== run A ==
Design cnm_top, start of the top module:
module cnm_top (
    input  logic               clk,
    input  logic               rst,
    input  logic               in_valid,
    input  logic signed [7:0]  rea,
    input  logic signed [7:0]  ima,
    input  logic signed [7:0]  req,
    input  logic signed [7:0]  imq,
    output logic               out_valid,
    output logic signed [15:0] rep,
    output logic signed [15:0] imp
);
    logic signed [7:0]  rea_r, ima_r, req_r, imq_r;
    logic               valid_r;
    logic signed [15:0] rep_c, imp_c;
    cnm cnm (.rep(rep_c), .imp(imp_c), .rea(rea_r), .ima(ima_r), .req(req_r), .imq(imq_r));
    always_ff @(posedge clk) begin
        rea_r <= rea;
        ima_r <= ima;
        req_r <= req;
        imq_r <= imq;
        rep   <= rep_c;
        imp   <= imp_c;
        if (rst) begin
            valid_r   <= 1'b0;
            out_valid <= 1'b0;
        end else begin
            valid_r   <= in_valid;
            out_valid <= valid_r;
        end
    end
endmodule
make LEC_CHECK=0 ABC_AREA=1 CAP_MARGIN=0 CELL_PAD_IN_SITES_DETAIL_PLACEMENT=0 CORE_MARGIN=2 CORE_UTILIZATION=66 CTS_CLUSTER_SIZE=17 GPL_TIMING_DRIVEN=1 SETUP_SLACK_MARGIN=-0.06 SLEW_MARGIN=40 TNS_END_PERCENT=20 finish   # period 1.47 ns
run.sh (not shown) runs the stock make flow with config.mk's settings and CLKGATE_MAP_FILE=.
Run A did not run to completion, as it errored out during global routing (5_1_grt).
The inputs of run B differ from those of run A as listed below.
Settings: ABC_AREA removed (was 1); CAP_MARGIN changed from 0 to 20; CELL_PAD_IN_SITES_DETAIL_PLACEMENT removed (was 0); CTS_CLUSTER_SIZE removed (was 17); CORE_UTILIZATION changed from 66 to 40; TNS_END_PERCENT removed (was 20); GPL_TIMING_DRIVEN removed (was 1); SLEW_MARGIN changed from 40 to 20; SETUP_SLACK_MARGIN removed (was -0.06); the clock period (ns, I/O delays scaled along) changed from 1.47 to 7.0.
Findings:
- The final layout from run B, which completed every stage, passed the timing, design-rule and antenna checks at the end of the flow.
- Run B vs. run A: multiplexer area fraction after synthesis went up by 0.41 points.
- [run B] adder-cell area share of the yosys netlist rose 2.6 points relative to run A
- Run B against run A; full die area is up by more than a quarter.
[inputs] run C vs run B
Settings: CORE_ASPECT_RATIO now 1.84, previously not set; ABC_AREA now 1, previously not set; CTS_CLUSTER_DIAMETER now 203, previously not set; CORE_UTILIZATION now 64, was 40; CTS_CLUSTER_SIZE now 100, previously not set; PLACE_DENSITY now 0.42, previously not set; TNS_END_PERCENT now 20, previously not set.
## What came out
- Run C vs run B, setup slack at placement went up by 59 ps.
- Note that the average size of a mapped cell recorded for run B amounts to 1.2 times the value seen in run C.
- NOTE: data arrival time of the critical path in run C falls short of that of run B
- Diff run B -> run C | wire length of the first global-routing pass | increase of about 15%
- Run C vs. run B: final core area utilization now larger, final-layout non-clock buffer area share now smaller.
- | sum of net half-perimeters after detailed placement | run C vs run B | worse |
- The timing startpoint of the critical path comes out imq_r[1] in one run and rea_r[0] in the other, namely in run C and run B respectively.
Modified inputs, run D compared to run C
Settings: CTS_CLUSTER_DIAMETER removed (was 203); CTS_CLUSTER_SIZE removed (was 100); PLACE_DENSITY removed (was 0.42); TNS_END_PERCENT removed (was 20); CORE_ASPECT_RATIO removed (was 1.84); CORE_UTILIZATION changed from 64 to 62; the clock period (ns, I/O delays scaled along) changed from 7.0 to 7.94.
Notes after the runs:
- [run D] total area of multi-input combinational cells fell 120 sq um relative to run C
- In run D relative to run C, wire length of the first global-routing pass had gone down by a few percent.
- Going from run C to run D, via count decreased 208, vias per cell decreased about 1%, slew of the pin with the lowest slew margin rose 140 ps, non-clock buffer count decreased 35, area growth from synthesis to final layout moved down.
- Looking at met2 layer usage reported by global route, run D sits 11 points below run C.
- Of the two candidates, run C has the worse aggregate routed wire length and run D the better one.

* * *

alpha:
Starting RTL as in the previous note.
export LEC_CHECK = 0
export CAP_MARGIN = 20
export CORE_MARGIN = 2
export CORE_UTILIZATION = 72
export CTS_CLUSTER_DIAMETER = 354
export CTS_CLUSTER_SIZE = 27
export MAX_ROUTING_LAYER = met4
export PLACE_DENSITY_LB_ADDON = 0.21
export SETUP_SLACK_MARGIN = 0.51
export SLEW_MARGIN = 20
create_clock -name core_clock -period 2.11 [get_ports {clk}]
Tool error DPL-0038 stopped alpha during detailed placement; no final results.
> inputs changed (alpha -> beta)
diff --git a/flow/config.mk b/flow/config.mk
--- a/flow/config.mk
+++ b/flow/config.mk
@@ -10,2 +10 @@
-export CORE_UTILIZATION = 72
-export CTS_CLUSTER_DIAMETER = 354
+export CORE_UTILIZATION = 68
@@ -13,3 +11,0 @@
-export MAX_ROUTING_LAYER = met4
-export PLACE_DENSITY_LB_ADDON = 0.21
-export SETUP_SLACK_MARGIN = 0.51
==> flow/constraint.sdc <==
create_clock -name core_clock -period 2.21 [get_ports {clk}]
set_input_delay 0.4420 -clock core_clock [delete_from_list [all_inputs] [get_ports {clk}]]
set_output_delay 0.4420 -clock core_clock [all_outputs]
set_load 0.01 [all_outputs]
## What came out
FAIL beta @ clock tree synthesis: tool exited with error. Initial core utilization: beta vs alpha down 3.4 points. Portion of the post-synthesis area used by sequential elements: beta vs alpha — no meaningful difference. Summary of beta over alpha: complex-gate fraction of the synthesized area ~0 delta; standard-cell row count went up by about 2%. Net count entering floorplan came out exactly the same in beta and alpha. Cmp beta and alpha / horizontal extent of the die / lower: alpha. Parity-gate share of the synthesized area counting xor and xnor cells came out exactly the same in beta and alpha.
Input changes introduced in gamma (baseline for comparison: beta):
diff --git a/flow/config.mk b/flow/config.mk
--- a/flow/config.mk
+++ b/flow/config.mk
@@ -7,0 +8 @@
+export ABC_AREA = 0
@@ -8,0 +10 @@
+export CORE_ASPECT_RATIO = 1.84
@@ -10,2 +12,3 @@
-export CORE_UTILIZATION = 68
-export CTS_CLUSTER_SIZE = 27
+export CORE_UTILIZATION = 35
+export CTS_CLUSTER_DIAMETER = 378
+export CTS_CLUSTER_SIZE = 100
==> flow/constraint.sdc <==
create_clock -name core_clock -period 7.0 [get_ports {clk}]
set_input_delay 1.4000 -clock core_clock [delete_from_list [all_inputs] [get_ports {clk}]]
set_output_delay 1.4000 -clock core_clock [all_outputs]
set_load 0.01 [all_outputs]
==> comparison <==
- In summary, gamma completed successfully, with a layout that passed the timing, design-rule and antenna checks.
- In the tables for gamma and beta, HPWL after detailed placement reads lower with gamma.
- Of gamma and beta, the run reporting the lower die span in y was beta.
- Compared with beta, die footprint in gamma increased by more than half.
- In the metrics for gamma and beta, the one carrying the higher area of the placeable core is gamma.
## Diff of input files: delta against gamma
diff --git a/flow/config.mk b/flow/config.mk
--- a/flow/config.mk
+++ b/flow/config.mk
@@ -8 +7,0 @@
-export ABC_AREA = 0
@@ -10 +8,0 @@
-export CORE_ASPECT_RATIO = 1.84
@@ -12,3 +10 @@
-export CORE_UTILIZATION = 35
-export CTS_CLUSTER_DIAMETER = 378
-export CTS_CLUSTER_SIZE = 100
+export CORE_UTILIZATION = 45
==> flow/constraint.sdc <==
create_clock -name core_clock -period 6.85 [get_ports {clk}]
set_input_delay 1.3700 -clock core_clock [delete_from_list [all_inputs] [get_ports {clk}]]
set_output_delay 1.3700 -clock core_clock [all_outputs]
set_load 0.01 [all_outputs]
### Flow results
Sum of met2 wire segment lengths after detailed routing, gamma and delta, higher one = gamma. delta against gamma: via count now sits higher; final HPWL from detailed placement now sits lower. The number of placement rows of delta falls short of that of gamma by 35%. The lower overall die area of gamma and delta is in delta.
Inputs modified between delta and epsilon:
diff --git a/flow/config.mk b/flow/config.mk
--- a/flow/config.mk
+++ b/flow/config.mk
@@ -7,0 +8 @@
+export ABC_AREA = 1
@@ -10 +11,3 @@
-export CORE_UTILIZATION = 45
+export CORE_UTILIZATION = 72
+export CTS_CLUSTER_DIAMETER = 394
+export CTS_CLUSTER_SIZE = 98
==> flow/constraint.sdc <==
create_clock -name core_clock -period 3.06 [get_ports {clk}]
set_input_delay 0.6120 -clock core_clock [delete_from_list [all_inputs] [get_ports {clk}]]
set_output_delay 0.6120 -clock core_clock [all_outputs]
set_load 0.01 [all_outputs]
==> comparison <==
Of delta and epsilon, only epsilon never reached the final stage. AND-OR/OR-AND share of the synthesized area: epsilon < delta. Looking at dominant kind of combinational cell, the adder cells result is from delta; the simple AND/OR/NAND/NOR gates one comes from epsilon. Compared with delta, epsilon shows a lower synthesized-area fraction occupied by xor and xnor cells. Delta (epsilon minus delta): synthesized cell count up 513; number of cell instances after yosys synthesis up 32%; core outline area down 31%.

* * *

run 1:
cnm_top again, from the RTL that the note above started with.
clock: 1.47 ns
lec_check: 0
abc_area: 1
cap_margin: 0
cell_pad_in_sites_detail_placement: 0
core_margin: 2
core_utilization: 70
cts_cluster_diameter: 231
cts_cluster_size: 15
gpl_timing_driven: 1
setup_slack_margin: -0.06
slew_margin: 40
tns_end_percent: 20
The log for run 1 ends in clock tree synthesis (4_1_cts) with error DPL-0038, so the run never completed.
> inputs changed (run 1 -> run 2)
# run 1
export LEC_CHECK = 0
export ABC_AREA = 1
export CAP_MARGIN = 0
export CELL_PAD_IN_SITES_DETAIL_PLACEMENT = 0
export CORE_MARGIN = 2
export CORE_UTILIZATION = 70
export CTS_CLUSTER_DIAMETER = 231
export CTS_CLUSTER_SIZE = 15
export GPL_TIMING_DRIVEN = 1
export SETUP_SLACK_MARGIN = -0.06
export SLEW_MARGIN = 40
export TNS_END_PERCENT = 20
create_clock -name core_clock -period 1.47 [get_ports {clk}]
# run 2
export LEC_CHECK = 0
export ABC_AREA = 1
export CAP_MARGIN = 0
export CELL_PAD_IN_SITES_DETAIL_PLACEMENT = 0
export CORE_ASPECT_RATIO = 0.5
export CORE_MARGIN = 5
export CORE_UTILIZATION = 43
export CTS_CLUSTER_DIAMETER = 170
export CTS_CLUSTER_SIZE = 99
export GPL_TIMING_DRIVEN = 1
export HOLD_SLACK_MARGIN = -0.08
export PLACE_DENSITY_LB_ADDON = 0.01
export SLEW_MARGIN = 40
export TNS_END_PERCENT = 20
create_clock -name core_clock -period 4.54 [get_ports {clk}]
## What came out
The final report for run 2 shows a completed flow and a layout that fails verification, specifically negative setup slack.
On run 2: post-detailed-placement cell area is 110 sq um higher than what run 1 gave.
Run 1 -> run 2: share of synthesized area occupied by flip-flops and latches delta 0, exact match
Run 2 vs. run 1: routability congestion estimate went down about 10%, chip area went up about 70%, share of the core filled by cells before placement went down 29 points.
The run showing the greater floorplan die width is run 2.
Modified inputs, run 3 compared to run 2
# run 2
export LEC_CHECK = 0
export ABC_AREA = 1
export CAP_MARGIN = 0
export CELL_PAD_IN_SITES_DETAIL_PLACEMENT = 0
export CORE_ASPECT_RATIO = 0.5
export CORE_MARGIN = 5
export CORE_UTILIZATION = 43
export CTS_CLUSTER_DIAMETER = 170
export CTS_CLUSTER_SIZE = 99
export GPL_TIMING_DRIVEN = 1
export HOLD_SLACK_MARGIN = -0.08
export PLACE_DENSITY_LB_ADDON = 0.01
export SLEW_MARGIN = 40
export TNS_END_PERCENT = 20
create_clock -name core_clock -period 4.54 [get_ports {clk}]
# run 3
export LEC_CHECK = 0
export CAP_MARGIN = 0
export CELL_PAD_IN_SITES_DETAIL_PLACEMENT = 0
export CORE_MARGIN = 2
export CORE_UTILIZATION = 65
export CTS_CLUSTER_SIZE = 73
export GPL_TIMING_DRIVEN = 1
export PLACE_DENSITY_LB_ADDON = 0.01
export SETUP_SLACK_MARGIN = 1.19
export SLEW_MARGIN = 40
export TNS_END_PERCENT = 20
create_clock -name core_clock -period 7.29 [get_ports {clk}]
Findings:
The flow did not stop early for run 3: all stages ran, and the layout cleared the timing, design-rule and antenna checks. Layout overhead on the synthesized area was lower in the run labelled run 3. Cmp run 3 and run 2 / met2 track demand over resource / higher: run 3. Diff run 2 -> run 3: mean number of vias per cell has increased; area fraction in and, or, nand and nor cells after synthesis has decreased.
